==> design/flow/design.v <==
module register #(parameter WORD_LEN=32)(
    clk, 
    rst, 
    ld, 
    in, 
    out
    );
    input clk, rst, ld;
    input [WORD_LEN - 1: 0] in;
    output reg [WORD_LEN - 1: 0] out;
    always @(posedge clk or posedge rst) begin
        if (rst)
            out <= 0;
        else if (ld)
            out <= in;
    end
endmodule
module incrementer #(parameter WORD_LEN=32)(
    in, 
    out
    );
    input [WORD_LEN - 1:0] in;
    output [WORD_LEN - 1:0] out;
    assign out = in + 4;
endmodule
module mux2to1 #(parameter WORD_LEN=32) (
    a, 
    b, 
    sel_a, 
    sel_b, 
    out
    );
    input [WORD_LEN - 1:0] a, b;
    input sel_a, sel_b;
    output reg [WORD_LEN - 1:0] out;
    always @(a or b or sel_a or sel_b)
    begin
        out = 0;
        if (sel_a)
            out = a;
        else if (sel_b)
            out = b; 
    end
endmodule
module mux_3_to_1 
    #(parameter WIDTH=32)
(
    in1,
    in2,
    in3,
    sel,
    out
);
    input [WIDTH - 1 : 0] in1;
    input [WIDTH - 1 : 0] in2;
    input [WIDTH - 1 : 0] in3;
    input [1:0] sel;
    output reg [WIDTH - 1 : 0] out;
    always @(*) begin
        out = {WIDTH{1'b0}};
        if (sel == 2'b00)
            out = in1;
        else if (sel == 2'b01)
            out = in2;
        else if (sel == 2'b10)
            out = in3;
    end
endmodule
module IF_Stage(
    clk, 
    rst, 
    freeze, 
    branch_taken,
    branch_addr,
    instruction,
    PC,
    imem_addr,
    imem_data
);
    input clk, rst, freeze, branch_taken;
    input [32 - 1:0] branch_addr;
    output [32 - 1:0] instruction;
    output [32 - 1 : 0] PC;
    output [32 - 1 : 0] imem_addr;
    input [32 - 1:0] imem_data;
    wire[32 - 1 : 0] pc_in, pc_reg_out, pc_inc_out;
    register #(.WORD_LEN(32)) pc_reg(
        .clk(clk), 
        .rst(rst),
        .ld(~freeze), 
        .in(pc_in), 
        .out(pc_reg_out)
    );
    incrementer #(.WORD_LEN(32)) pc_inc(
        .in(pc_reg_out), 
        .out(pc_inc_out)
    );
    mux2to1 #(.WORD_LEN(32)) pc_mux(
        .a(pc_inc_out), 
        .b(branch_addr), 
        .sel_a(~branch_taken), 
        .sel_b(branch_taken), 
        .out(pc_in)
    );
    assign instruction = imem_data;
    assign imem_addr = pc_reg_out;
    assign PC = pc_inc_out;
endmodule
module IF_Stage_Reg (
	input clk, rst, freeze, flush,
	input[32 - 1:0] PC_in, instruction_in,
	output reg[32 - 1:0] PC, instruction
);
	always @(posedge clk, posedge rst) begin
		if (rst)
		begin
			PC <= 32'b0;
			instruction <= 32'b0;
		end
		else begin
			if (freeze) begin
			  	PC <= PC;
				instruction <= instruction;
			end
			else if (flush)
			begin
			  	PC <= 32'b0;
				instruction <= 32'b0;
			end
			else
			begin
			  	PC <= PC_in;
				instruction <= instruction_in;
			end
		end
	end
endmodule
module ControlUnit(
		mode, opcode, s,
		exe_cmd, mem_read, mem_write,
		wb_enable, branch_taken, status_write_enable
		);
	input[2 - 1 : 0] mode;
	input[4 - 1 : 0] opcode;
	input s;
	output reg[4 - 1 : 0] exe_cmd;
	output reg mem_read, mem_write, wb_enable,
			branch_taken, status_write_enable;
	always @(mode, opcode, s) begin
		exe_cmd = 0; mem_read = 0;
		mem_write = 0; wb_enable = 0;
		branch_taken = 0;
		status_write_enable = 0;
		case (mode)
			2'b00 : begin
				case (opcode) 
					4'b1101 : begin
						wb_enable = 1'b1;
						status_write_enable = s;
						exe_cmd = 4'b1101;
					end
					4'b1111 : begin
						wb_enable = 1'b1;
						status_write_enable = s;
						exe_cmd = 4'b1111;
					end
					4'b0100 : begin
						wb_enable = 1'b1;
						status_write_enable = s;
						exe_cmd = 4'b0100;
					end
					4'b0101 : begin
						wb_enable = 1'b1;
						status_write_enable = s;
						exe_cmd = 4'b0101;
					end
					4'b0010 : begin
						wb_enable = 1'b1;
						status_write_enable = s;
						exe_cmd = 4'b0010;
					end		
					4'b0110 : begin
						wb_enable = 1'b1;
						status_write_enable = s;
						exe_cmd = 4'b0110;
					end
					4'b0000 : begin
						wb_enable = 1'b1;
						status_write_enable = s;
						exe_cmd = 4'b0000;
					end
					4'b1100 : begin
						wb_enable = 1'b1;
						status_write_enable = s;
						exe_cmd = 4'b1100;
					end
					4'b0001 : begin
						wb_enable = 1'b1;
						status_write_enable = s;
						exe_cmd = 4'b0001;
					end
					4'b1010 : begin
						wb_enable = 1'b0;
						status_write_enable = 1'b1;
						exe_cmd = 4'b1010;
					end
					4'b1000: begin
						wb_enable = 1'b0;
						status_write_enable = 1'b1;
						exe_cmd = 4'b1000;
					end
				endcase
			end
			2'b01 : begin
				case (s) 
					1'b1: begin
						wb_enable = 1'b1;
						status_write_enable = 1'b1;
						exe_cmd = 4'b0100;
						mem_read = 1'b1;
					end
					1'b0: begin
						wb_enable = 1'b0;
						status_write_enable = 1'b0;
						exe_cmd = 4'b0100;
						mem_write = 1'b1;
					end
				endcase
			end
			2'b10 : begin
				branch_taken = 1'b1;
			end
		endcase
	end
endmodule
module Condition_Check (
    cond,
    stat_reg,
    cond_state
);
    input [4 - 1:0] cond;
    input [4 - 1:0] stat_reg;
    output cond_state;
    wire z, c, n, v;
    assign {z, c, n, v} = stat_reg;
    reg cond_state_reg;
    always @(cond, z, c, n, v) begin
        cond_state_reg = 1'b0;
        case(cond)
            4'b0000 : begin
                cond_state_reg = z;
            end
            4'b0001 : begin
                cond_state_reg = ~z;
            end
            4'b0010 : begin
                cond_state_reg = c;
            end
            4'b0011 : begin
                cond_state_reg = ~c;
            end
            4'b0100 : begin
                cond_state_reg = n;
            end
            4'b0101 : begin
                cond_state_reg = ~n;
            end
            4'b0110 : begin
                cond_state_reg = v;
            end
            4'b0111 : begin
                cond_state_reg = ~v;
            end
            4'b1000 : begin
                cond_state_reg = c & ~z;
            end
            4'b1001 : begin
                cond_state_reg = ~c | z;
            end
            4'b1010 : begin
                cond_state_reg = (n & v) | (~n & ~v);
            end
            4'b1011 : begin
                cond_state_reg = (n & ~v) | (~n & v);
            end
            4'b1100 : begin
                cond_state_reg = ~z & ((n & v) | (~n & ~v));
            end
            4'b1101 : begin
                cond_state_reg = z | (n & ~v) | (~n & ~v);
            end
            4'b1110 : begin
                cond_state_reg = 1'b1;
            end
        endcase
    end
    assign cond_state = cond_state_reg;
endmodule
module RegisterFile (
	clk, 
    rst, 
    src1, 
    src2, 
    dest_wb, 
	result_wb,  
    wb_enable,
	reg1, 
    reg2
);
    input clk, rst;
    input [4 - 1 : 0] src1, src2, dest_wb;
	input[32 - 1:0] result_wb;
    input wb_enable;
	output [32 - 1:0] reg1, reg2;
    reg[32 - 1:0] data[0:16 - 1];
    always @(negedge clk, posedge rst) begin
		if (rst) begin
            data[0] <= 32'd0;
            data[1] <= 32'd1;
            data[2] <= 32'd2;
            data[3] <= 32'd3;
            data[4] <= 32'd4;
            data[5] <= 32'd5;
            data[6] <= 32'd6;
            data[7] <= 32'd7;
            data[8] <= 32'd8;
            data[9] <= 32'd9;
            data[10] <= 32'd10;
            data[11] <= 32'd11;
            data[12] <= 32'd12;
            data[13] <= 32'd13;
            data[14] <= 32'd14;
            data[15] <= 32'd15;
        end
        else if (wb_enable) data[dest_wb] <= result_wb;
	end
    assign reg1 = data[src1];
    assign reg2 = data[src2];
endmodule 
module ID_Stage(
	clk,
	rst,
	PC_in,
	instruction_in,
	hazard,
	status_register_in,	
	wb_dest,
	wb_value,
	wb_enable_WB,
	PC,
	mem_read_out, 
	mem_write_out, 
	wb_enable_out,
	execute_command_out,
	branch_taken_out, 
	status_write_enable_out,
	reg_file_out1, 
	reg_file_out2,
	two_src,
	src1_out, 
	src2_out,
	immediate_out,
	signed_immediate,
	shift_operand,
	dest_reg_out  
);
	input clk;
	input rst;
	input[32 - 1: 0] PC_in;
	input[32 - 1:0] instruction_in;
	input hazard;
	input [3:0] status_register_in;
	input [4 - 1 : 0] wb_dest;
	input [32 - 1 : 0] wb_value;
	input wb_enable_WB;
	output[32 - 1: 0] PC;
	output mem_read_out, mem_write_out, wb_enable_out;
	output [4 - 1:0] execute_command_out;
	output branch_taken_out, status_write_enable_out;
	output [32 - 1:0] reg_file_out1, reg_file_out2;
	output two_src;
	output [4 - 1 : 0] src1_out, src2_out;
	output immediate_out;
	output [23:0] signed_immediate;
	output [12 - 1:0] shift_operand;
	output [4 - 1:0] dest_reg_out;  
	assign PC = PC_in;
	assign src1_out = instruction_in[19:16];
	wire two_src_mem_write_en;
	wire control_unit_mux_enable;
	wire mem_write;
	assign two_src_mem_write_en = cond_state == 1'b1 ? mem_write : 1'b0;  
	assign two_src = (~instruction_in[25]) | (two_src_mem_write_en);
	wire mem_read, wb_enable, branch_taken, status_write_enable;
	wire [4 - 1:0] execute_command;
	ControlUnit control_unit(
		.mode(instruction_in[27:26]),
		.opcode(instruction_in[24:21]), 
		.s(instruction_in[20]),
		.exe_cmd(execute_command), 
		.mem_read(mem_read), 
		.mem_write(mem_write),
		.wb_enable(wb_enable), 
		.branch_taken(branch_taken),
		.status_write_enable(status_write_enable)
	);
	wire cond_state;
	assign control_unit_mux_enable = ~cond_state | hazard;
	assign mem_read_out = control_unit_mux_enable == 1'b0 ? mem_read : 1'b0;
	assign mem_write_out = control_unit_mux_enable == 1'b0 ? mem_write : 1'b0;
	assign wb_enable_out = control_unit_mux_enable == 1'b0 ? wb_enable : 1'b0;
	assign branch_taken_out = control_unit_mux_enable == 1'b0 ? branch_taken : 1'b0;
	assign status_write_enable_out = control_unit_mux_enable == 1'b0 ? status_write_enable : 1'b0;
	assign execute_command_out = control_unit_mux_enable == 1'b0 ? execute_command : 4'b0;
	wire[4 - 1:0] reg_file_src1, reg_file_src2;
	assign reg_file_src1 = instruction_in[19:16];
	assign reg_file_src2 = two_src_mem_write_en ? instruction_in[15:12] : instruction_in[3:0];
	assign src2_out = reg_file_src2; 
	RegisterFile register_file(
		.clk(clk), 
		.rst(rst),
    	.src1(reg_file_src1), 
		.src2(reg_file_src2),
		.dest_wb(wb_dest),
		.result_wb(wb_value),
    	.wb_enable(wb_enable_WB),
		.reg1(reg_file_out1), .reg2(reg_file_out2)
	);
	Condition_Check condition_check(
		.cond(instruction_in[31:28]),
		.stat_reg(status_register_in),
		.cond_state(cond_state)
    );
	assign shift_operand = instruction_in[11:0];
	assign signed_immediate = instruction_in[23:0];
	assign dest_reg_out = instruction_in[15:12];
	assign immediate_out = instruction_in[25];
endmodule
module HazardDetector (
    input [4 - 1:0] src1, src2,
    input [4 - 1:0] exe_wb_dest,
    input [4 - 1:0]mem_wb_dest,
    input two_src, 
    input exe_wb_enable,
    input mem_wb_enable,
    input hazard_ignore,
    input EXE_mem_read_en,
    output reg hazard
);  
    always @(*)
    begin
        hazard = 1'b0;
        if (~hazard_ignore) begin
            if ((src1 == exe_wb_dest) && (exe_wb_enable == 1'b1))
                hazard = 1'b1;
            else
            if ((src1 == mem_wb_dest) && (mem_wb_enable == 1'b1))
                hazard = 1'b1;
            else
            if ((src2 == exe_wb_dest) && (exe_wb_enable == 1'b1) && (two_src == 1'b1))
                hazard = 1'b1;            
            else
            if ((src2 == mem_wb_dest) && (mem_wb_enable == 1'b1) && (two_src == 1'b1))
                hazard = 1'b1;    
            else
                hazard = 1'b0;
        end
        if (hazard_ignore) begin
            if ((src1 == exe_wb_dest) && EXE_mem_read_en)
                hazard = 1'b1;
            else
            if ((src2 == exe_wb_dest) && (two_src == 1'b1) && EXE_mem_read_en)
                hazard = 1'b1;
            else
                hazard = 1'b0;
        end
    end
endmodule
module ID_Stage_Reg(
	clk, 
	rst, 
	flush, 
	pc_in, 
	mem_read_in, 
	mem_write_in, 
	wb_enable_in,
	branch_taken_in, 
	status_write_enable_in, 
	execute_command_in, 
	val_rn_in, 
	val_rm_in,
	immediate_in, 
	signed_immediate_in, 
	shift_operand_in, 
	dest_reg_in,
	status_register_in, 
	pc_out, 
	mem_read_out, 
	mem_write_out, 
	wb_enable_out,
	branch_taken_out, 
	status_write_enable_out, 
	execute_command_out, 
	val_rn_out,
	val_rm_out,
	immediate_out, 
	signed_immediate_out, 
	shift_operand_out, 
	dest_reg_out,
	status_register_out,
	src1_in,
	src2_in,
	src1_out,
	src2_out,
	freeze
);
	input clk, rst, flush;
	input[32 - 1: 0] pc_in;
	input mem_read_in, mem_write_in, wb_enable_in;
	input branch_taken_in, status_write_enable_in;
	input [4 - 1:0] execute_command_in;
	input [32 - 1:0] val_rn_in, val_rm_in;
	input immediate_in;
	input [23:0] signed_immediate_in;
	input [12 - 1:0] shift_operand_in;
	input [4 - 1:0] dest_reg_in;
	input [3:0] status_register_in;
	input freeze;
	output reg[32 - 1: 0] pc_out;
	output reg mem_read_out, mem_write_out, wb_enable_out;
	output reg branch_taken_out, status_write_enable_out;
	output reg [4 - 1:0] execute_command_out;
	output reg [32 - 1:0] val_rn_out, val_rm_out;
	output reg immediate_out;
	output reg [23:0] signed_immediate_out;
	output reg [12 - 1:0] shift_operand_out;
	output reg [4 - 1:0] dest_reg_out;
	output reg [3:0] status_register_out;	
	input [4 - 1 : 0] src1_in, src2_in;
	output reg [4 - 1 : 0] src1_out, src2_out;
	always @(posedge clk, posedge rst) 
        if (rst) begin
			pc_out <= 32'b0;
			{mem_read_out, mem_write_out, wb_enable_out} <= {3'b0};
			{branch_taken_out, status_write_enable_out} <= {2'b0};
			execute_command_out <= 4'b0;
			{val_rn_out, val_rm_out} <= {32'b0, 32'b0};
			immediate_out <= 1'b0;
			signed_immediate_out <= 24'b0;
			shift_operand_out <= 12'b0;
			dest_reg_out <= 4'b0;
			status_register_out <= 4'b0;
		end
        else
		begin
			if (freeze)
			begin
			end
			else
			if (flush)
			begin
				pc_out <= 32'b0;
				{mem_read_out, mem_write_out, wb_enable_out} <= {3'b0};
				{branch_taken_out, status_write_enable_out} <= {2'b0};
				execute_command_out <= 4'b0;
				{val_rn_out, val_rm_out} <= {32'b0, 32'b0};
				immediate_out <= 1'b0;
				signed_immediate_out <= 24'b0;
				shift_operand_out <= 12'b0;
				dest_reg_out <= 4'b0;
				status_register_out <= 4'b0;
				src1_out <= 4'b0;
				src2_out <= 4'b0;
			end
			else
			begin
			  	pc_out <= pc_in;
				{mem_read_out, mem_write_out, wb_enable_out} <= {mem_read_in, mem_write_in, wb_enable_in};
				{branch_taken_out, status_write_enable_out} <= {branch_taken_in, status_write_enable_in};
				execute_command_out <= execute_command_in;
				{val_rn_out, val_rm_out} <= {val_rn_in, val_rm_in};
				immediate_out <= immediate_in;
				signed_immediate_out <= signed_immediate_in;
				shift_operand_out <= shift_operand_in;
				dest_reg_out <= dest_reg_in;
				status_register_out <= status_register_in;
            	src1_out <= src1_in;
				src2_out <= src2_in;
			end
		end
endmodule
module val2gen(
		input [32 - 1:0] val_rm,
        input [11:0] shift_operand,
        input immediate, is_mem_command,
        output reg [32 - 1:0] val2_out
		);
    reg [2 * (32) - 1 : 0] tmp;
    integer i;
    always @(val_rm, shift_operand, immediate, is_mem_command) begin
        val2_out = 32'b0;
        tmp = 0;
        if (is_mem_command == 1'b0) begin
            if (immediate == 1'b1) begin
                val2_out = {24'b0 ,shift_operand[7 : 0]};
                tmp = {val2_out, val2_out} >> (({{2'b0},shift_operand[11 : 8]}) << 1);
                val2_out = tmp[32 - 1 : 0];
            end 
            else 
            if(immediate == 1'b0 && shift_operand[4] == 0) begin
                case(shift_operand[6:5])
                    2'b00 : begin
                        val2_out = val_rm << shift_operand[11 : 7];
                    end
                    2'b01 : begin
                        val2_out = val_rm >> shift_operand[11 : 7];
                    end
                    2'b10 : begin
                        val2_out = val_rm >>> shift_operand[11 : 7];
                    end
                    2'b11 : begin
                        tmp = {val_rm, val_rm} >> (shift_operand[11 : 7]);
                        val2_out = tmp[32 - 1 : 0];
                    end
                endcase
            end
        end 
        else  
        begin
            val2_out = { {20{shift_operand[11]}} , shift_operand[11 : 0]}; 
        end
    end
endmodule 
module ALU (
    alu_in1, 
    alu_in2,
    alu_command,
    status_register,
    alu_out,
    alu_status_register_out
    );
    input [32 - 1:0] alu_in1, alu_in2;
    input [4 - 1:0] alu_command;
    input [3:0] status_register;
    output reg [32 - 1:0] alu_out;
    output [3:0] alu_status_register_out;
    wire cin;
    assign cin = status_register[1];
    wire z, n; 
    assign z = (alu_out == 32'b0) ? 1'b1 : 1'b0;
    assign n = (alu_out[32 - 1]); 
    reg v, cout; 
    assign alu_status_register_out = {z, cout, n, v};
    always @(*) begin
        cout = 1'b0;
        v = 1'b0;
        case (alu_command)
            4'b1101:
                alu_out = alu_in2;
            4'b1111:
                alu_out = ~alu_in2; 
            4'b0100:
                begin
                    {cout, alu_out} = alu_in1 + alu_in2;
                    v = ((alu_in1[32 - 1] == alu_in2[32 - 1])
                            & (alu_out[32 - 1] != alu_in1[32 - 1]));
                end
            4'b0101:
                begin
                    {cout, alu_out} = alu_in1 + alu_in2 + cin;
                    v = ((alu_in1[32 - 1] == alu_in2[32 - 1]) 
                        & (alu_out[32 - 1] != alu_in1[32 - 1]));
                end
            4'b0010:
                begin
                    {cout, alu_out} = alu_in1 - alu_in2;
                    v = ((alu_in1[32 - 1] == ~alu_in2[32 - 1])
                        & (alu_out[32 - 1] != alu_in1[32 - 1]));
                end
            4'b0110:
                begin
                    {cout, alu_out} = alu_in1 - alu_in2 - 1 + cin;
                    v = ((alu_in1[32 - 1] == alu_in2[32 - 1])
                        & (alu_out[32 - 1] != alu_in1[32 - 1]));
                end
            4'b0000:
                alu_out	 = 	alu_in1 & alu_in2;
            4'b1100:
                alu_out	 = 	alu_in1 | alu_in2;
            4'b0001:
                alu_out	 = 	alu_in1 ^ alu_in2;
            4'b1010:
                begin
                    {cout, alu_out} = {alu_in1[31], {alu_in1}} - {alu_in2[31], {alu_in2}};
                        v = ((alu_in1[32 - 1] == ~alu_in2[32 - 1])
                            & (alu_out[32 - 1] != alu_in1[32 - 1]));
                end
            4'b1000:
                alu_out	 = 	alu_in1 & alu_in2;
            4'b0100:
                alu_out	 = 	alu_in1 + alu_in2;
            4'b0100:
                alu_out	 = 	alu_in1 + alu_in2;
            default:
                alu_out  =  32'b0;
        endcase
    end    
endmodule
module EXE_Stage(
	clk, 
	rst,
	pc_in, 
	wb_enable_in, 
	mem_read_in, 
	mem_write_in, 
	status_register_write_enable, 
	branch_taken_in, 
	execute_command_in,
	immediate_in, 
	signed_immediate_24_in, 
	shift_operand_in, 
	val_rn_in, 
	val_rm_in, 
	status_register_in,
	pc_out,
	status_bits, 
	alu_res,
	branch_address,
	alu_res_in_MEM,
	wb_value_WB,
	alu_mux_src_1_sel,
	alu_mux_src_2_sel,
	val_rm_mux_out
);
	input clk, rst;
	input [32 - 1: 0] pc_in;
	input wb_enable_in, mem_read_in, mem_write_in, status_register_write_enable, branch_taken_in;
	input [4 - 1 : 0] execute_command_in;
	input immediate_in;
	input [23:0] signed_immediate_24_in;
	input [12 - 1 : 0] shift_operand_in;
	input [32 - 1: 0] val_rn_in, val_rm_in;
	input [3:0] status_register_in; 
	input [32 - 1 : 0] alu_res_in_MEM;
	input [32 - 1 : 0] wb_value_WB;
	input [1:0] alu_mux_src_1_sel;
	input [1:0] alu_mux_src_2_sel;
	output [32 - 1: 0] pc_out;
	output [3:0] status_bits;
	output [32 - 1 : 0] alu_res;
	output [32 - 1 : 0] branch_address;
	output [32 - 1 : 0] val_rm_mux_out;
	assign pc_out = pc_in;
	wire [32 - 1 : 0] alu_out;
	wire [32 - 1 : 0] val2out;
	wire [32 - 1 : 0] alu_mux_rn_out;
	wire [32 - 1 : 0] alu_mux_rm_out;
	ALU alu(
    	.alu_in1(alu_mux_rn_out), 
		.alu_in2(val2out),
    	.alu_command(execute_command_in),
    	.status_register(status_register_in),
    	.alu_out(alu_out),
    	.alu_status_register_out(status_bits)
    );
	assign alu_res = alu_out;
	wire is_mem_command;
	assign is_mem_command = mem_read_in | mem_write_in;
	mux_3_to_1 #(32) alu_mux_src_1(
		.in1(val_rn_in),
		.in2(alu_res_in_MEM),
		.in3(wb_value_WB),
		.sel(alu_mux_src_1_sel),
		.out(alu_mux_rn_out)
	);
	mux_3_to_1 #(32) alu_mux_src_2(
		.in1(val_rm_in),
		.in2(alu_res_in_MEM),
		.in3(wb_value_WB),
		.sel(alu_mux_src_2_sel),
		.out(alu_mux_rm_out)
	);
	assign val_rm_mux_out = alu_mux_rm_out;
	val2gen v2g(
		.val_rm(alu_mux_rm_out),
        .shift_operand(shift_operand_in),
        .immediate(immediate_in), 
		.is_mem_command(is_mem_command),
        .val2_out(val2out)
		);
	wire [32 - 1 : 0] adder_out;
	wire [32 - 1 : 0] sign_immediate_extended = { {8{signed_immediate_24_in[23]}}, signed_immediate_24_in}; 
	assign adder_out = pc_in + (sign_immediate_extended << 2);	
	assign branch_address = adder_out;
endmodule 
module EXE_Stage_Reg(
	clk,
	rst,
	pc_in,
	wb_enable_in,
	mem_read_in,
	mem_write_in,
	alu_res_in,
	val_rm_in,
	dest_in,
	pc_out,
	wb_enable_out,
	mem_read_out,
	mem_write_out,
	alu_res_out,
	val_rm_out,
	dest_out,
	freeze
);
	input clk, rst;
	input [32 - 1 : 0] pc_in;
	input wb_enable_in, mem_read_in, mem_write_in;
	input [32 - 1 : 0] alu_res_in, val_rm_in;
	input [4 - 1 : 0] dest_in;
	input freeze;
	output reg[32 - 1 : 0] pc_out;
	output reg wb_enable_out, mem_read_out, mem_write_out;
	output reg [32 - 1 : 0] alu_res_out, val_rm_out;
	output reg [4 - 1 : 0] dest_out;
	always @(posedge clk, posedge rst) 
        if (rst)
		begin
            pc_out <= 32'b0;
			{wb_enable_out, mem_read_out, mem_write_out} <= {3'b0};
			{alu_res_out, val_rm_out} <= {32'b0, 32'b0};
			dest_out <= 4'b0;
		end
        else
		begin
			if (freeze)
			begin
			end
			else
			begin
				pc_out <= pc_in;
				{wb_enable_out, mem_read_out, mem_write_out} <= {wb_enable_in, mem_read_in, mem_write_in};
				{alu_res_out, val_rm_out} <= {alu_res_in, val_rm_in};
				dest_out <= dest_in;
			end
		end
endmodule
module StatusRegister(
    clk,
    rst,
    ld,
    in,
    out
);
    input clk;
    input rst;
    input ld;
    input [3:0] in;
    output reg [3:0] out;
    always@(negedge clk, posedge rst) 
	begin
		if (rst) 
            out <= 0;
		else 
        if (ld) 
            out <= in;
	end
endmodule
module MEM_Stage(
	clk,
	rst,
	pc_in,
	mem_write_in,
	mem_read_in,
	alu_res_in,
	val_rm_in,
	data_mem_out,
	pc_out,
	alu_res_out_MEM,
	freeze_MEM,
	dmem_addr,
	dmem_wdata,
	dmem_read,
	dmem_write,
	dmem_rdata,
	dmem_ready
);
	input clk;
	input rst;
	input [32 - 1 : 0] pc_in;
	input mem_write_in;
	input mem_read_in;
	input [32 - 1 : 0] alu_res_in;
	input [32 - 1 : 0] val_rm_in;
	output [32 - 1 : 0] data_mem_out;
	output [32 - 1 : 0] pc_out;
	output freeze_MEM;
	output [32 - 1 : 0] dmem_addr;
	output [32 - 1 : 0] dmem_wdata;
	output dmem_read, dmem_write;
	input [32 - 1 : 0] dmem_rdata;
	input dmem_ready;
	assign pc_out = pc_in;
	output [32 - 1 : 0] alu_res_out_MEM;
	assign alu_res_out_MEM = alu_res_in;
	assign dmem_addr = alu_res_in;
	assign dmem_wdata = val_rm_in;
	assign dmem_read = mem_read_in;
	assign dmem_write = mem_write_in;
	assign data_mem_out = dmem_rdata;
	assign freeze_MEM = (mem_read_in | mem_write_in) & ~dmem_ready;
endmodule
module MEM_Stage_Reg(
	clk,
	rst,
	pc_in,
	wb_enable_in,
	mem_read_in,
	alu_res_in,
	data_mem_in,
	dest_reg_in,
	wb_enable_out,
	mem_read_out,
	alu_res_out,
	data_mem_out,
	dest_reg_out,
	pc_out,
	freeze
);
	input clk;
	input rst;
	input [32 - 1 : 0] pc_in;
	input wb_enable_in;
	input mem_read_in;
	input [32 - 1 : 0] alu_res_in;
	input [32 - 1 : 0] data_mem_in;
	input [4 - 1 : 0] dest_reg_in;
	input freeze;
	output reg wb_enable_out;
	output reg mem_read_out;
	output reg [32 - 1 : 0] alu_res_out;
	output reg [32 - 1 : 0] data_mem_out;
	output reg [4 - 1 : 0] dest_reg_out;
	output reg [32 - 1 : 0] pc_out;
	always @(posedge clk, posedge rst) 
        if (rst)
		begin
			wb_enable_out <= 1'b0;
			mem_read_out <= 1'b0;
			alu_res_out <= 32'b0;
			data_mem_out <= 32'b0;
			dest_reg_out <= 4'b0;
			pc_out <= 32'b0;
		end
        else
		begin
			if (freeze)
			begin
			end
			else
			begin
				wb_enable_out <= wb_enable_in;
				mem_read_out <= mem_read_in;
				alu_res_out <= alu_res_in;
				data_mem_out <= data_mem_in;
				dest_reg_out <= dest_reg_in;
				pc_out <= pc_in;
			end
		end
endmodule
module WB_Stage(
	clk,
	rst,
	pc_in,
	mem_read,
	alu_res_in,
	data_mem_in,
	wb_value,
	pc_out
);
	input clk;
	input rst;
	input [32 - 1 : 0] pc_in;
	input mem_read;
	input [32 - 1 : 0] alu_res_in;
	input [32 - 1 : 0] data_mem_in;
	output [32 - 1 : 0] wb_value;
	output [32 - 1 : 0] pc_out;
	assign pc_out = pc_in;
	mux2to1  #(.WORD_LEN(32)) wb_stage_mux(
		.a(data_mem_in), .sel_a(mem_read),
		.b(alu_res_in), .sel_b(~mem_read),
		.out(wb_value)
	);
endmodule 
module Forwarding 
(
    en_forwarding,
	WB_wb_en, 
    MEM_wb_en,
    MEM_dst, 
    WB_dst, 
    src1_in, 
    src2_in,
    sel_src1, 
    sel_src2,
    ignore_hazard
);
    input en_forwarding;
	input WB_wb_en, MEM_wb_en;
    input [4 - 1:0] MEM_dst, WB_dst, src1_in, src2_in;
    output reg [1:0] sel_src1, sel_src2;
    output reg ignore_hazard;
	always@(*) begin
		sel_src1 = 2'b0;
		sel_src2 = 2'b0;
        ignore_hazard = 1'b0;
        if (en_forwarding && WB_wb_en) begin
            if (WB_dst == src1_in) begin
                sel_src1 = 2'b10;  
                ignore_hazard = 1'b1;
            end
            if (WB_dst == src2_in) begin
                sel_src2 = 2'b10;  
                ignore_hazard = 1'b1;
            end
        end
        if (en_forwarding && MEM_wb_en) begin
            if (MEM_dst == src1_in) begin
                sel_src1 = 2'b01;
                ignore_hazard = 1'b1;
            end
            if (MEM_dst == src2_in) begin
                sel_src2 = 2'b01;
                ignore_hazard = 1'b1;
            end
        end
	end
endmodule
module ARM(
	input clk, rst,
	output [32 - 1:0] imem_addr,
	input [32 - 1:0] imem_data,
	output [32 - 1:0] dmem_addr,
	output [32 - 1:0] dmem_wdata,
	output dmem_read,
	output dmem_write,
	input [32 - 1:0] dmem_rdata,
	input dmem_ready
);
	wire frwrd_mode = 1'b1;  
	wire freeze, branch_taken, flush;
	wire[32 - 1:0] 	PC_IF, PC_IF_Reg,
								PC_ID, PC_ID_Reg,
								PC_EXE, PC_EXE_Reg,
								PC_MEM, PC_MEM_Reg,
								PC_WB;
	wire [3:0] actual_status_register_out; 
	wire[32 - 1:0] 	Instruction_IF, Instruction_IF_Reg;
	wire hazard;
	assign freeze = hazard;
	wire branch_taken_ID_Reg;
	assign flush = branch_taken_ID_Reg;
	wire branch_taken_EXE;
	assign branch_taken_EXE = branch_taken_ID_Reg;
	wire [32 - 1 : 0] branch_address_EXE;
	wire freeze_MEM;  
	IF_Stage IF_Stage(
		.clk(clk), 
		.rst(rst),
		.freeze(freeze | freeze_MEM), 
		.branch_taken(branch_taken_EXE),
		.branch_addr(branch_address_EXE),
		.PC(PC_IF),
		.instruction(Instruction_IF),
		.imem_addr(imem_addr),
		.imem_data(imem_data)
	);
	IF_Stage_Reg IF_Stage_Reg(
		.clk(clk), 
		.rst(rst),
		.freeze(freeze | freeze_MEM), 
		.flush(flush),
		.PC_in(PC_IF), 
		.instruction_in(Instruction_IF),
        .PC(PC_IF_Reg), 
		.instruction(Instruction_IF_Reg)
	);
	wire mem_read_ID, mem_read_ID_Reg;
	wire mem_write_ID, mem_write_ID_Reg;
	wire wb_enable_ID, wb_enable_ID_Reg;
	wire [4 - 1:0] execute_command_ID, execute_command_ID_Reg;
	wire branch_taken_ID; 
	wire status_write_enable_ID, status_write_enable_ID_Reg;
	wire [32 - 1:0] reg_file_1_ID, reg_file_1_ID_Reg;
	wire [32 - 1:0] reg_file_2_ID, reg_file_2_ID_Reg;
	wire immediate_ID, immediate_ID_Reg;
	wire [23:0] signed_immediate_ID, signed_immediate_ID_Reg;
	wire [12 - 1:0] shift_operand_ID, shift_operand_ID_Reg;
	wire [4 - 1:0] dest_reg_ID, dest_reg_ID_Reg;
	wire [3:0] status_register_ID_Reg, status_register_ID;
	wire two_src_ID;
	wire [4 - 1 : 0] src1_ID, src2_ID;
	wire [4 - 1 : 0] dest_reg_EXE_Reg;
	wire wb_enable_MEM_Reg;
	wire [32 - 1 : 0] wb_value_WB;
	wire [4 - 1 : 0] dest_reg_MEM_Reg;
	ID_Stage ID_Stage(
		.clk(clk), 
		.rst(rst), 
		.PC_in(PC_IF_Reg), 
		.hazard(hazard),
		.instruction_in(Instruction_IF_Reg), 
		.PC(PC_ID), 
		.status_register_in(actual_status_register_out),
		.wb_dest(dest_reg_MEM_Reg),
		.wb_value(wb_value_WB),
		.wb_enable_WB(wb_enable_MEM_Reg),
		.mem_read_out(mem_read_ID), 
		.mem_write_out(mem_write_ID), 
		.wb_enable_out(wb_enable_ID),
		.execute_command_out(execute_command_ID),
		.branch_taken_out(branch_taken_ID), 
		.status_write_enable_out(status_write_enable_ID),
		.reg_file_out1(reg_file_1_ID), 
		.reg_file_out2(reg_file_2_ID), 
		.two_src(two_src_ID),
		.src1_out(src1_ID),
		.src2_out(src2_ID),
		.immediate_out(immediate_ID),
		.signed_immediate(signed_immediate_ID), 
		.shift_operand(shift_operand_ID),
		.dest_reg_out(dest_reg_ID)
	);
	wire wb_enable_EXE_Reg;
	wire ignore_hazard_FWD;
	HazardDetector HazardDetector(
		.src1(src1_ID), 
		.src2(src2_ID),
		.exe_wb_dest(dest_reg_ID_Reg), 
		.mem_wb_dest(dest_reg_EXE_Reg),  
		.two_src(two_src_ID), 
		.exe_wb_enable(wb_enable_ID_Reg),  
		.mem_wb_enable(wb_enable_EXE_Reg),  
		.EXE_mem_read_en(mem_read_ID_Reg),
		.hazard(hazard),
		.hazard_ignore(frwrd_mode)
	);
	assign status_register_ID = actual_status_register_out;
	wire [4 - 1 : 0] src1_ID_Reg, src2_ID_Reg;
	ID_Stage_Reg ID_Stage_Reg(
		.clk(clk), 
		.rst(rst), 
		.flush(flush), 
		.pc_in(PC_ID), 
		.mem_read_in(mem_read_ID),
		.mem_write_in(mem_write_ID), 
		.wb_enable_in(wb_enable_ID),
		.branch_taken_in(branch_taken_ID), 
		.status_write_enable_in(status_write_enable_ID), 
		.execute_command_in(execute_command_ID), 
		.val_rn_in(reg_file_1_ID), 
		.val_rm_in(reg_file_2_ID),
		.immediate_in(immediate_ID), 
		.signed_immediate_in(signed_immediate_ID),
		.shift_operand_in(shift_operand_ID), 
		.dest_reg_in(dest_reg_ID),
		.status_register_in(status_register_ID), 
		.pc_out(PC_ID_Reg), 
		.mem_read_out(mem_read_ID_Reg),
		.mem_write_out(mem_write_ID_Reg), 
		.wb_enable_out(wb_enable_ID_Reg),
		.branch_taken_out(branch_taken_ID_Reg), 
		.status_write_enable_out(status_write_enable_ID_Reg), 
		.execute_command_out(execute_command_ID_Reg), 
		.val_rn_out(reg_file_1_ID_Reg), 
		.val_rm_out(reg_file_2_ID_Reg),
		.immediate_out(immediate_ID_Reg), 
		.signed_immediate_out(signed_immediate_ID_Reg),
		.shift_operand_out(shift_operand_ID_Reg), 
		.dest_reg_out(dest_reg_ID_Reg),
		.status_register_out(status_register_ID_Reg),
		.freeze(freeze_MEM),
		.src1_in(src1_ID),
		.src2_in(src2_ID),
		.src1_out(src1_ID_Reg),
		.src2_out(src2_ID_Reg)
	);
	wire [32 - 1 : 0] alu_res_EXE;
	wire [3:0] alu_status_bits;
	wire [32 - 1 : 0] val_rm_mux_out_EXE;
	wire [32 - 1 : 0] alu_res_out_MEM;
	wire [1 : 0] sel_src1_FWD, sel_src2_FWD;
	EXE_Stage EXE_Stage(
		.clk(clk), 
		.rst(rst),
		.pc_in(PC_ID_Reg), 
		.wb_enable_in(wb_enable_ID_Reg), 
		.mem_read_in(mem_read_ID_Reg), 
		.mem_write_in(mem_write_ID_Reg), 
		.status_register_write_enable(status_write_enable_ID_Reg), 
		.branch_taken_in(branch_taken_ID_Reg), 
		.execute_command_in(execute_command_ID_Reg),
		.immediate_in(immediate_ID_Reg), 
		.signed_immediate_24_in(signed_immediate_ID_Reg), 
		.shift_operand_in(shift_operand_ID_Reg), 
		.val_rn_in(reg_file_1_ID_Reg), 
		.val_rm_in(reg_file_2_ID_Reg), 
		.status_register_in(status_register_ID_Reg),
		.pc_out(PC_EXE),
		.status_bits(alu_status_bits), 
		.alu_res(alu_res_EXE),
		.branch_address(branch_address_EXE),
		.alu_res_in_MEM(alu_res_out_MEM),  
		.wb_value_WB(wb_value_WB),
		.alu_mux_src_1_sel(sel_src1_FWD),  
		.alu_mux_src_2_sel(sel_src2_FWD),  
		.val_rm_mux_out(val_rm_mux_out_EXE)
	);
	wire mem_read_EXE_Reg;
	wire mem_write_EXE_Reg;
	wire [32 - 1 : 0] alu_res_EXE_Reg;
	wire [32 - 1 : 0] val_rm_EXE_Reg;
	EXE_Stage_Reg EXE_Stage_Reg(
		.clk(clk),
		.rst(rst),
		.pc_in(PC_EXE),
		.wb_enable_in(wb_enable_ID_Reg),
		.mem_read_in(mem_read_ID_Reg),
		.mem_write_in(mem_write_ID_Reg),
		.alu_res_in(alu_res_EXE),
		.val_rm_in(val_rm_mux_out_EXE),
		.dest_in(dest_reg_ID_Reg),
		.freeze(freeze_MEM),
		.pc_out(PC_EXE_Reg),
		.wb_enable_out(wb_enable_EXE_Reg),
		.mem_read_out(mem_read_EXE_Reg),
		.mem_write_out(mem_write_EXE_Reg),
		.alu_res_out(alu_res_EXE_Reg),
		.val_rm_out(val_rm_EXE_Reg),
		.dest_out(dest_reg_EXE_Reg)
	);
	StatusRegister StatusRegister(
		.clk(clk),
		.rst(rst),
		.ld(status_write_enable_ID_Reg),
		.in(alu_status_bits),
		.out(actual_status_register_out)
	);
	wire [32 - 1 : 0] data_mem_MEM;
	MEM_Stage MEM_Stage(
		.clk(clk),
		.rst(rst),
		.pc_in(PC_EXE_Reg),
		.mem_write_in(mem_write_EXE_Reg),
		.mem_read_in(mem_read_EXE_Reg),
		.alu_res_in(alu_res_EXE_Reg),
		.val_rm_in(val_rm_EXE_Reg),
		.data_mem_out(data_mem_MEM),
		.pc_out(PC_MEM),
		.alu_res_out_MEM(alu_res_out_MEM),
		.freeze_MEM(freeze_MEM),
		.dmem_addr(dmem_addr),
		.dmem_wdata(dmem_wdata),
		.dmem_read(dmem_read),
		.dmem_write(dmem_write),
		.dmem_rdata(dmem_rdata),
		.dmem_ready(dmem_ready)
	);
	wire mem_read_MEM_Reg;
	wire [32 - 1 : 0] alu_res_MEM_Reg;
	wire [32 - 1 : 0] data_mem_MEM_Reg;
	MEM_Stage_Reg MEM_Stage_Reg(
		.clk(clk),
		.rst(rst),
		.pc_in(PC_MEM),
		.wb_enable_in(wb_enable_EXE_Reg),
		.mem_read_in(mem_read_EXE_Reg),
		.alu_res_in(alu_res_EXE_Reg),
		.data_mem_in(data_mem_MEM),
		.dest_reg_in(dest_reg_EXE_Reg),
		.freeze(freeze_MEM),
		.wb_enable_out(wb_enable_MEM_Reg),
		.mem_read_out(mem_read_MEM_Reg),
		.alu_res_out(alu_res_MEM_Reg),
		.data_mem_out(data_mem_MEM_Reg),
		.dest_reg_out(dest_reg_MEM_Reg),
		.pc_out(PC_MEM_Reg)
	);
	WB_Stage WB_Stage(
		.clk(clk),
		.rst(rst),
		.pc_in(PC_MEM_Reg),
		.mem_read(mem_read_MEM_Reg),
		.alu_res_in(alu_res_MEM_Reg),
		.data_mem_in(data_mem_MEM_Reg),
		.wb_value(wb_value_WB),
		.pc_out(PC_WB)
	);
	Forwarding Forwarding ( 
		.en_forwarding(frwrd_mode),
		.WB_wb_en(wb_enable_MEM_Reg), 
		.MEM_wb_en(wb_enable_EXE_Reg),
		.MEM_dst(dest_reg_EXE_Reg), 
		.WB_dst(dest_reg_MEM_Reg), 
		.src1_in(src1_ID_Reg), 
		.src2_in(src2_ID_Reg),
		.sel_src1(sel_src1_FWD), 
		.sel_src2(sel_src2_FWD),
		.ignore_hazard(ignore_hazard_FWD)
	);
endmodule 
==> design/flow/run.sh <==
#!/bin/bash
# the make line also repeats each setting of config.mk as NAME=value (left out here)
make -C /OpenROAD-flow-scripts/flow DESIGN_CONFIG=/design/flow/config.mk WORK_HOME=/design/flow/orfs CLKGATE_MAP_FILE= finish
==> design/flow/config.mk <==
export PLATFORM = sky130hd
export DESIGN_NAME = ARM
export DESIGN_NICKNAME = ARM
export VERILOG_FILES = /design/flow/design.v
export SDC_FILE = /design/flow/constraint.sdc
export NUM_CORES = 4
export LEC_CHECK = 0
export ABC_AREA = 1
export CAP_MARGIN = 20
export CORE_MARGIN = 2
export CORE_UTILIZATION = 72
export CTS_CLUSTER_SIZE = 31
export PLACE_DENSITY_LB_ADDON = 0.01
export SETUP_SLACK_MARGIN = 3.59
export SLEW_MARGIN = 20
==> design/flow/constraint.sdc <==
create_clock -name core_clock -period 13.9 [get_ports {clk}]
set_input_delay 2.7800 -clock core_clock [delete_from_list [all_inputs] [get_ports {clk}]]
set_output_delay 2.7800 -clock core_clock [all_outputs]
set_load 0.01 [all_outputs]
==> summary.txt, run 1 <==
Observations from the implementation run.

Outcome:
- The flow did not finish.
- The run gives the stage at which the run stopped as 5_1_grt.
- The tool reported: "[ERROR GRT-0232] Routing congestion too high. Check the congestion heatmap in the GUI".

Yosys:
- The run gives the area fraction in mux cells as 0%.
- The run puts the simple-gate share of the synthesized area at 27.8%.
- The run gives the largest family of logic cells by area as simple AND/OR/NAND/NOR gates.
- Before any placement, the netlist area is recorded as 0.0595 mm².
- The run gives the fraction of the yosys area taken by sequential cells as 38.0%.
- The run puts the post-synth tally of flip-flops with integrated enable at 8.
- The run gives the post-synthesis compound-gate area fraction as 19.4%.
- The netlist uses 71 different library cells.
- The run gives the net count after synthesis as 8,781.
- Looking at the gate-level netlist, the highest instance count belongs to sky130_fd_sc_hd__nand2_1.
- The run puts the gate count of the mapped netlist at 8,579.
- The run puts the proportion of synthesized flip-flops having asynchronous set or reset at 99.1%.
- The run puts the synthesis area per yosys at 0.0595 mm².
- Sorting the synthesized cells by how often they occur yields sky130_fd_sc_hd__nand2_1 (2,027), sky130_fd_sc_hd__inv_1 (1,109), sky130_fd_sc_hd__o21ai_0 (1,061), sky130_fd_sc_hd__nand3_1 (803), sky130_fd_sc_hd__nor2_1 (494).
- The run gives the yosys synthesis warning count as 16.
- Summed over all instances, the cell type with the most area after synthesis is sky130_fd_sc_hd__dfrtn_1.
- The synthesis stat section lists a flop and latch total of 899.
- The synth_stat.txt file lists the number of cells as 8,579.
- Post-synth the commonest register cell is sky130_fd_sc_hd__dfrtn_1.
- By area the synthesized netlist is led by sky130_fd_sc_hd__dfrtn_1 (20%), sky130_fd_sc_hd__dfrtp_1 (16%), sky130_fd_sc_hd__nand2_1 (13%).
- After synthesis, the mean cell area works out to 6.93 µm².
- Per the synthesis report, the single largest cell type by area occupies 20.4% of cell area.
- The run gives the synthesized-area fraction occupied by adder cells as 2.88%.
- The cell-mix breakdown from Yosys lists the XOR/XNOR area share as 0.930%.

Placement:
- The buffer_ports step reported a buffer count of 164.
- The run puts the global placer's final weighted congestion at 1.25.
- The run gives the final HPWL from detailed placement as 175 mm.

Floorplan:
- The run puts the number of core rows at 105.
- The run gives the top-level I/O count as 165.
- The run puts the overall die height at 291 µm.
- The run puts the die boundary width at 291 µm.
- The run gives the area of the core region as 0.0820 mm².
- The run gives the initial core utilization as 72.6%.
- After floorplanning, the die was sized to cover 0.0849 mm².

Global routing:
- The run gives the sum of overflow across all layers after global routing as 404.
- The run puts the all-layer global routing usage at 85.3%.

Clocking:
- CTS placed an instance of sky130_fd_sc_hd__clkbuf_16 at the clock tree root.
- In this run the number of H-tree levels came out at 3.
- For this design, the sink count on the clock tree is 899.
- The run gives the maximum count of clock buffers along a single path as 3.
- Per the TritonCTS log, the buffer count is 93.
-- through the flow --
stage               setup TNS [ns]  instance area, µm²  instances  setup WS, ns  utilization (%)
global placement                 0               63800       9668        0.0582             77.9
CTS                              0               71200      10000         0.867             86.9
floorplan                 -4292.12               60000       8579         -7.72                -
detailed placement         -0.0546               63800       9668       -0.0546             77.9
-- metal layers --
layer / global-route usage (%) / overflow
met4: 79.0 / 141
met1: 86.2 / 36
met5: 57.6 / 5
met2: 95.8 / 184
met3: 77.7 / 38
-- what timing repair did --
action                     in CTS
hold buffers                    0
setup endpoints to repair     633
pin swaps                     135
resized                       536
setup buffers                 139
gates cloned                   16
==> inputs of run 2 (changes only) <==
Settings changed: ABC_AREA 1 to not set, CORE_UTILIZATION 72 to 40, CTS_CLUSTER_SIZE 31 to not set, PLACE_DENSITY_LB_ADDON 0.01 to not set, SETUP_SLACK_MARGIN 3.59 to not set.
Clock period 13.9 ns to 11.0 ns, I/O delays scaled along.
==> run 2 against run 1 <==
- synthesized area down 1.3%
- die size rose by 76%
- the layout now fails its checks (setup timing)
- synthesized cell count down 17%
==> summary.txt, run 2 <==
Figures from the flow reports.

Route:
- The run puts the ratio of routed vias to standard cells at 6.37.
- The run puts the detail-routed net length per standard cell at 31.8 µm.
- The run gives the post-route DRC violation count as 0.
- The run puts the first-pass iteration count of the detailed router at 7.
- The run gives the total via count in the routed design as 66.2k.
- The run gives the initial DRC count as 8,224.
- The detail route stage leaves a number of antenna-violating nets equal to 0.
- The run puts the post-detailed-routing wire length at 330 mm.

Yosys:
- The run gives the fraction of the yosys area taken by sequential cells as 38.5% (was 38.0%).
- The run puts the flip-flop and latch count after synthesis at 899 (unchanged).
- The largest area contributor in the netlist was sky130_fd_sc_hd__dfrtn_1 (unchanged).
- The run gives the most used flip-flop cell as sky130_fd_sc_hd__dfrtn_1 (unchanged).
- The average footprint of a synthesized cell is 8.23 µm² (was 6.93 µm²).
- The run puts the post-synthesis instance area at 0.0587 mm² (was 0.0595 mm²).
- The run puts the distinct cell type count of the synthesized netlist at 124 (was 71).
- The run puts the synthesis area per yosys at 0.0587 mm² (was 0.0595 mm²).
- Most frequent cells after synthesis: sky130_fd_sc_hd__nand2_1 (932), sky130_fd_sc_hd__nor2_1 (855), sky130_fd_sc_hd__a21oi_1 (718), sky130_fd_sc_hd__clkbuf_1 (496), sky130_fd_sc_hd__dfrtn_1 (484) (was sky130_fd_sc_hd__nand2_1 (2,027), sky130_fd_sc_hd__inv_1 (1,109), sky130_fd_sc_hd__o21ai_0 (1,061), sky130_fd_sc_hd__nand3_1 (803), sky130_fd_sc_hd__nor2_1 (494)).
- The run puts the post-synth tally of flip-flops with integrated enable at 8 (unchanged).
- The run puts the proportion of synthesized flip-flops having asynchronous set or reset at 99.1% (unchanged).
- The run puts the post-synthesis compound-gate area fraction at 28.4% (was 19.4%).
- The run gives the yosys synthesis warning count as 16 (unchanged).
- The run gives the gate count of the mapped netlist as 7,134 (was 8,579).
- The run puts the synthesized-area fraction occupied by adder cells at 2.92% (was 2.88%).
- The run puts the net count after synthesis at 7,336 (was 8,781).
- Area contributors post-synth: sky130_fd_sc_hd__dfrtn_1 (21%), sky130_fd_sc_hd__dfrtp_1 (16%), sky130_fd_sc_hd__a21oi_1 (6.1%) (was sky130_fd_sc_hd__dfrtn_1 (20%), sky130_fd_sc_hd__dfrtp_1 (16%), sky130_fd_sc_hd__nand2_1 (13%)).
- The run puts the simple-gate share of the synthesized area at 19.0% (was 27.8%).
- The run gives the most instantiated library cell after synthesis as sky130_fd_sc_hd__nand2_1 (unchanged).
- The largest family of logic cells by area was AND-OR/OR-AND gates (was simple AND/OR/NAND/NOR gates).
- The run gives the parity-gate share of the synthesized area counting xor and xnor cells as 2.46% (was 0.930%).
- The run puts the area fraction of the dominant cell type after synthesis at 20.6% (was 20.4%).
- The run gives the area fraction in mux cells as 3.64% (was 0%).
- The run puts the cell total in the yosys stat output at 7,134 (was 8,579).

Worst setup path:
- The run puts the required time of the worst setup path at 6.03 ns.
- The run puts the critical path buffer and inverter count at 5.
- The run puts the reg-to-reg setup timing slack at -2.81 ns.
- Data on the critical path arrives at its endpoint at 8.85 ns.
- Among the stages of the critical path, the cell type that occurs most often is sky130_fd_sc_hd__buf_4.
- The worst setup path is captured at a flop.
- Grouping stages by cell kind, the critical path spends the most delay in AND-OR/OR-AND gates.
- STA lists the endpoint of the worst register-to-register path as StatusRegister.out[2].
- The run gives the origin of the critical flop-to-flop path as ID_Stage_Reg.src2_out[1].
- The run puts the number of cells on the critical path at 33.
- The run gives the path depth of the worst reg2reg path as 33.
- The run gives the type of the setup path with the least slack as reg -> reg.
- Per STA, the highest per-stage delay on the worst path measures 0.60 ns.
- The worst setup path is launched from a flop.
- The run gives the cell with the biggest individual delay on the critical path as sky130_fd_sc_hd__mux4_2.
- The capture point of the critical path was reported as StatusRegister.out[2].
- OpenSTA lists the critical path startpoint as ID_Stage_Reg.src2_out[1].
- The run puts the top fanout value on the critical path at 6.

Floorplan:
- The run gives the total die area as 0.150 mm² (was 0.0849 mm²).
- The run puts the die boundary width at 387 µm (was 291 µm).
- The top-level I/O count is 165 (unchanged).
- The initial core utilization came to 40.3% (was 72.6%).
- The overall die height was 387 µm (was 291 µm).
- The run puts the area of the core region at 0.146 mm² (was 0.0820 mm²).
- The number of core rows came to 140 (was 105).

Pwr:
- Per report_power, the sequential group accounts for 17.5% of the total.
- The run puts the combinational cell power at 24.4 mW.
- The run gives the switching power summed over all nets as 17.1 mW.
- Total power normalized to cell area comes to 434 mW/mm².
- In this run, power in flip-flops and latches comes to 5.92 mW.
- The run gives the overall power as 33.9 mW.
- The run puts the clock power share at 10.5%.
- The group that draws the most power in this run is combinational logic.
- The run puts the static power due to leakage at 34.4 nW.
- In this run switching power makes up 50.3% of total power.
- The run puts the combinational share of power at 72.0%.
- The run puts the clock distribution power at 3.58 mW.
- The run puts the internal power consumption at 16.8 mW.
- The run puts the worst ir drop on vdd at 0.230 mV.

STA:
- The run puts the worst path setup slack after routing at -2.81 ns.
- In the final run the clock tree shows a worst skew of 0.132 ns.
- The run gives the max-slew violation count as 0.
- Setup repair after global routing could not meet its margin everywhere.
- The run gives the normalized max-slew margin as 28.1%.
- The run gives the setup-violating endpoint count in the final report as 4.
- The run gives the transition time at the pin with the least slew margin as 1.08 ns.
- Setup total negative slack on the finished layout was measured at -10.50 ns.
- Endpoints failing hold in the final report were tallied at 0.

Clocking:
- The later pin in the worst-skew pair is clocked with a latency of 0.78 ns.
- The run puts the H-tree depth at 3 (unchanged).
- For reference, the clock transition at the flip-flops on the worst setup and hold paths is 0.06 ns.
- The run gives the number of buffers inserted during clock tree synthesis as 101 (was 93).
- TritonCTS built the clock tree.
- The buffer cell driving the clock tree root was sky130_fd_sc_hd__clkbuf_16 (unchanged).
- The run gives the maximum count of clock buffers along a single path as 3 (unchanged).
- The run puts the count of clock tree sinks at 899 (unchanged).

Global routing:
- The run gives the global-route wire length before repair as 470 mm.
- The run gives the initial antenna violation count as 27.
- The run gives the all-layer global routing usage as 42.9%.
- The run gives the sum of overflow across all layers after global routing as 0.
- The run puts the via count of the first global-routing pass at 64.0k.
- The run puts the largest net degree at the start of global routing at 200.

Placement:
- The run gives the global placer's final weighted congestion as 1.08 (was 1.25).
- The run gives the port buffer count as 164 (unchanged).
- The run gives the final HPWL from detailed placement as 243 mm (was 175 mm).

Cells and area:
- The run gives the final net count as 8,583.
- The run gives the layout-stage area growth over the synthesis result as 33.2%.

Outcome:
- Run status: finished with violations (was aborted with a tool error).
- Failing layout checks were recorded as setup timing.

Hold path:
- The launch point of the worst min-delay path is recorded as ID_Stage.register_file.data[0][4].
- The run puts the count of cells along the worst hold path at 2.
- STA reports the tightest min-delay check as being of type reg -> reg.
- STA shows the worst min-delay path finishing at ID_Stage.register_file.data[0][4].

Run:
- The run puts the number of OpenROAD warnings at 138.
- The report counts max-capacitance violations totalling 0.
-- run 2: timing repair --
item,in CTS,in global routing
pin swaps,50,40
setup buffers,40,11
cloned,0,1
hold buffers,0,0
resized,141,63
endpoints found under the setup margin,4,4
-- run 2: area by class of cell --
cell class                 count  area [µm²]
timing repair buffer        1710       14100
clock inverter                72         588
inverter                     138         524
clock buffer                 149        2970
antenna                        8        20.0
tap                         1917        2400
multi-input combinational   5499       35000
sequential                   899       22600
fill                       13900       67600
-- run 2: per-layer routing --
metal | wire (µm) | vias up | share of wire, % | track usage, %
met5 | 222 | - | 0.067 | 0
met3 | 32900 | 1048 | 10 | 9.40
met1 | 131000 | 32300 | 40 | 56.4
li1 | - | 28800 | - | -
met2 | 141000 | 4037 | 43 | 64.7
met4 | 24300 | 30 | 7.4 | 25.2
-- run 2: metrics by stage --
step | util (%) | std cells | instance area [µm²] | hold slack, ns | worst slack [ns]
final | 53.6 | 10400 | 78200 | 0.445 | -2.81
after global routing | 53.6 | 10400 | 78100 | 0.479 | -3.03
after CTS | 53.3 | 10400 | 77700 | 0.450 | -2.76
after detailed placement | 50.2 | 10100 | 73100 | 0.449 | -3.45
after global placement | 50.1 | 10100 | 73100 | 0.440 | -3.40
after floorplan | - | 7134 | 59200 | 0.427 | -8.59
==> inputs of run 3 (changes only) <==
Settings changed: CAP_MARGIN 20 to 40, CORE_MARGIN 2 to 8, CORE_UTILIZATION 40 to 56, CTS_CLUSTER_DIAMETER set to 247, GPL_ROUTABILITY_DRIVEN set to 1, MAX_ROUTING_LAYER set to met4, PLACE_DENSITY set to 0.67, SETUP_SLACK_MARGIN set to 1.68.
Clock period 11.0 ns to 21.1 ns, I/O delays scaled along.
==> run 3 against run 2 <==
- now clean on timing, DRC and antenna
- sequential share of layout area is 4.7 points higher
- clock-buffer cell count is 25 lower
- worst hold slack better by 0.0036 ns
- via count is 1.8% lower
- critical endpoint unchanged
- combinational power is 61% lower
- highest routed layer is now met4
- clock power is 51% lower
- die size is 23% lower
- cell count is 16% lower
==> summary.txt, run 3 <==
Figures from the flow reports.

Hold path:
- The path category of the worst min-delay check is reg -> reg (unchanged).
- The run gives the end point of the most critical hold path as ID_Stage.register_file.data[0][15] (was ID_Stage.register_file.data[0][4]).
- The startpoint of the lowest-slack hold path is ID_Stage.register_file.data[0][15] (was ID_Stage.register_file.data[0][4]).
- The run gives the count of cells along the worst hold path as 2 (unchanged).

Pwr:
- The run gives the combinational share of power as 66.0% (was 72.0%).
- The switching power summed over all nets came to 7.94 mW (was 17.1 mW).
- The run gives the clock distribution power as 1.77 mW (was 3.58 mW).
- The run puts the overall power at 14.5 mW (was 33.9 mW).
- The run puts the worst ir drop on vdd at 0.239 mV (was 0.230 mV).
- The clock power share is 12.1% (was 10.5%).
- The power density relative to cell area is 216 mW/mm² (was 434 mW/mm²).
- The run puts the static power due to leakage at 28.5 nW (was 34.4 nW).
- The run gives the flip-flop and latch power as 3.17 mW (was 5.92 mW).
- The run gives the internal power consumption as 6.61 mW (was 16.8 mW).
- The combinational cell power is 9.61 mW (was 24.4 mW).
- The largest power group is combinational logic (unchanged).
- The run gives the share of total power in sequential cells as 21.8% (was 17.5%).
- The run puts the net switching fraction of the power at 54.6% (was 50.3%).

Worst setup path:
- The run gives the category of the worst setup path capture point as a flop (unchanged).
- The reg-to-reg critical path endpoint is StatusRegister.out[2] (unchanged).
- The cell family with the largest share of critical-path delay is simple AND/OR/NAND/NOR gates (was AND-OR/OR-AND gates).
- The worst setup path startpoint was MEM_Stage_Reg.dest_reg_out[0] (was ID_Stage_Reg.src2_out[1]).
- The type of the setup path with the least slack was reg -> reg (unchanged).
- The cell seen most often among critical-path stages was sky130_fd_sc_hd__a21oi_1 (was sky130_fd_sc_hd__buf_4).
- The run gives the path depth of the worst reg2reg path as 27 (was 33).
- The run puts the arrival time at the worst endpoint at 9.27 ns (was 8.85 ns).
- The origin of the critical flop-to-flop path is MEM_Stage_Reg.dest_reg_out[0] (was ID_Stage_Reg.src2_out[1]).
- The run gives the critical path buffer and inverter count as 3 (was 5).
- The capturing element of the worst setup path is StatusRegister.out[2] (unchanged).
- The run puts the number of cells on the critical path at 27 (was 33).
- The run puts the required time of the worst setup path at 11.05 ns (was 6.03 ns).
- The run puts the reg-to-reg setup timing slack at 1.78 ns (was -2.81 ns).
- The top fanout value on the critical path came to 24 (was 6).
- The run gives the delay contributed by the slowest stage of the critical path as 0.68 ns (was 0.60 ns).
- The run gives the launching element type of the critical path as a flop (unchanged).
- The cell with the biggest individual delay on the critical path is sky130_fd_sc_hd__o22ai_1 (was sky130_fd_sc_hd__mux4_2).

Clocking:
- The run gives the clock-pin transition on the worst setup and hold timing paths as 0.06 ns (about the same).
- The run gives the clock latency on the worst-skew pair as 0.72 ns (was 0.78 ns).
- The H-tree depth is 3 (unchanged).
- The run gives the number of buffers inserted during clock tree synthesis as 95 (was 101).
- The post-cts hold buffer count was 0 (unchanged).
- The run gives the CTS tree as yes (unchanged).
- The run puts the maximum count of clock buffers along a single path at 3 (unchanged).
- The run gives the count of clock tree sinks as 899 (unchanged).
- The buffer cell driving the clock tree root is sky130_fd_sc_hd__clkbuf_16 (unchanged).

Cells and area:
- The run gives the non-filler instance count after layout as 8,713 (was 10.4k).
- The run gives the final net count as 7,437 (was 8,583).
- The run puts the layout-stage area growth over the synthesis result at 14.7% (was 33.2%).

Global routing:
- The run gives the sum of overflow across all layers after global routing as 0 (unchanged).
- The run puts the global-route wire length before repair at 419 mm (was 470 mm).
- The run puts the largest net degree at the start of global routing at 187 (was 200).
- The via count of the first global-routing pass came to 61.1k (was 64.0k).
- The run puts the all-layer global routing usage at 49.5% (was 42.9%).
- The run gives the initial antenna violation count as 17 (was 27).

Yosys:
- The run puts the parity-gate share of the synthesized area counting xor and xnor cells at 2.46% (unchanged).
- The simple-gate share of the synthesized area is 19.0% (unchanged).
- The run gives the largest family of logic cells by area as AND-OR/OR-AND gates (unchanged).
- The post-synthesis compound-gate area fraction was 28.4% (unchanged).
- The run gives the synthesis area per yosys as 0.0587 mm² (unchanged).
- Most frequent cells after synthesis: sky130_fd_sc_hd__nand2_1 (932), sky130_fd_sc_hd__nor2_1 (855), sky130_fd_sc_hd__a21oi_1 (718), sky130_fd_sc_hd__clkbuf_1 (496), sky130_fd_sc_hd__dfrtn_1 (484) (unchanged).
- The run gives the synthesized-area fraction occupied by adder cells as 2.92% (unchanged).
- The post-synth tally of flip-flops with integrated enable is 8 (unchanged).
- Area contributors post-synth: sky130_fd_sc_hd__dfrtn_1 (21%), sky130_fd_sc_hd__dfrtp_1 (16%), sky130_fd_sc_hd__a21oi_1 (6.1%) (unchanged).
- The run puts the average footprint of a synthesized cell at 8.23 µm² (unchanged).
- The run puts the net count after synthesis at 7,336 (unchanged).
- The run puts the area fraction of the dominant cell type after synthesis at 20.6% (unchanged).
- The yosys synthesis warning count is 16 (unchanged).
- The most instantiated library cell after synthesis was sky130_fd_sc_hd__nand2_1 (unchanged).
- The post-synthesis instance area came to 0.0587 mm² (unchanged).
- The run puts the proportion of synthesized flip-flops having asynchronous set or reset at 99.1% (unchanged).
- The fraction of the yosys area taken by sequential cells came to 38.5% (unchanged).
- The run gives the distinct cell type count of the synthesized netlist as 124 (unchanged).
- The run gives the largest area contributor in the netlist as sky130_fd_sc_hd__dfrtn_1 (unchanged).
- The run gives the gate count of the mapped netlist as 7,134 (unchanged).
- The run gives the flip-flop and latch count after synthesis as 899 (unchanged).
- The run gives the area fraction in mux cells as 3.64% (unchanged).
- The most used flip-flop cell was sky130_fd_sc_hd__dfrtn_1 (unchanged).
- The run puts the cell total in the yosys stat output at 7,134 (unchanged).

Route:
- The run gives the first-pass iteration count of the detailed router as 10 (was 7).
- The ratio of routed vias to standard cells came to 7.46 (was 6.37).
- The total via count in the routed design came to 65.0k (was 66.2k).
- The run gives the remaining antenna violation count after routing as 0 (unchanged).
- The run puts the post-route DRC violation count at 0 (unchanged).
- The run gives the detail-routed net length per standard cell as 33.7 µm (was 31.8 µm).
- The post-detailed-routing wire length was 293 mm (was 330 mm).
- The initial DRC count was 11.3k (was 8,224).

STA:
- The run puts the transition time at the pin with the least slew margin at 1.08 ns (about the same).
- The run puts the normalized max-slew margin at 28.1% (about the same).
- Setup repair after global routing missed its margin: yes (unchanged).
- The run puts the worst setup skew after layout at 0.0927 ns (was 0.132 ns).
- The setup-violating endpoint count in the final report came to 0 (was 4).
- The run gives the max-slew violation count as 0 (unchanged).
- The run gives the final hold violation count as 0 (unchanged).
- The run gives the total negative setup slack as 0 ns (was -10.50 ns).

Outcome:
- Run status: no timing/DRC/antenna violations (was finished with violations).

Floorplan:
- The run gives the die boundary width as 340 µm (was 387 µm).
- The run gives the total die area as 0.115 mm² (was 0.150 mm²).
- The top-level I/O count was 165 (unchanged).
- The run puts the overall die height at 340 µm (was 387 µm).
- The run gives the number of core rows as 118 (was 140).
- The run gives the area of the core region as 0.104 mm² (was 0.146 mm²).
- The run puts the initial core utilization at 56.6% (was 40.3%).

Placement:
- The run gives the global placer's final weighted congestion as 1.19 (was 1.08).
- The port buffer count came to 164 (unchanged).
- The run gives the number of placed instances with taps included as 8,435 (was 10.1k).
- The run puts the final HPWL from detailed placement at 197 mm (was 243 mm).

Run:
- The number of OpenROAD warnings was 138 (unchanged).
- The run gives the max-capacitance violation count as 0 (unchanged).
## run 3: layout make-up
| cell class | instances | area, µm² |
|---|---|---|
| Fill cell | 8378 | 36500 |
| Inverter | 138 | 532 |
| Clock inverter | 86 | 656 |
| Multi-Input combinational cell | 5501 | 34000 |
| Antenna cell | 17 | 42.5 |
| Tap cell | 1380 | 1730 |
| Timing Repair Buffer | 568 | 5090 |
| Sequential cell | 899 | 22600 |
| Clock buffer | 124 | 2650 |
## run 3: metrics by stage
step / hold WS (ns) / worst slack [ns] / util, % / area [µm²]
after floorplan: 0.427 / -5.56 / - / 58700
final: 0.449 / 1.78 / 64.8 / 67300
after detailed placement: 0.448 / 1.23 / 60.6 / 62900
after global placement: 0.440 / 1.23 / 60.4 / 62700
after CTS: 0.448 / 1.65 / 63.9 / 66300
after global routing: 0.483 / 1.55 / 64.8 / 67300
## run 3: routing by layer
| metal | vias to the layer above | wire [µm] | part of all wire (%) | GRT usage, % |
|---|---|---|---|---|
| li1 | 26500 | - | - | - |
| met1 | 30900 | 102000 | 35 | 61.0 |
| met2 | 5921 | 118000 | 40 | 67.9 |
| met3 | 1656 | 47600 | 16 | 18.8 |
| met4 | 0 | 25700 | 8.8 | 31.3 |
| met5 | - | 0 | 0 | - |
## run 3: timing repair
| item | CTS | global route |
|---|---|---|
| setup buffers | 4 | 25 |
| gates resized | 25 | 89 |
| endpoints found under the setup margin | 4 | 4 |
| pin swaps | 3 | 17 |
| cloned | 1 | 2 |
Power figures rest on the tool's default switching activity, not on a simulated workload.
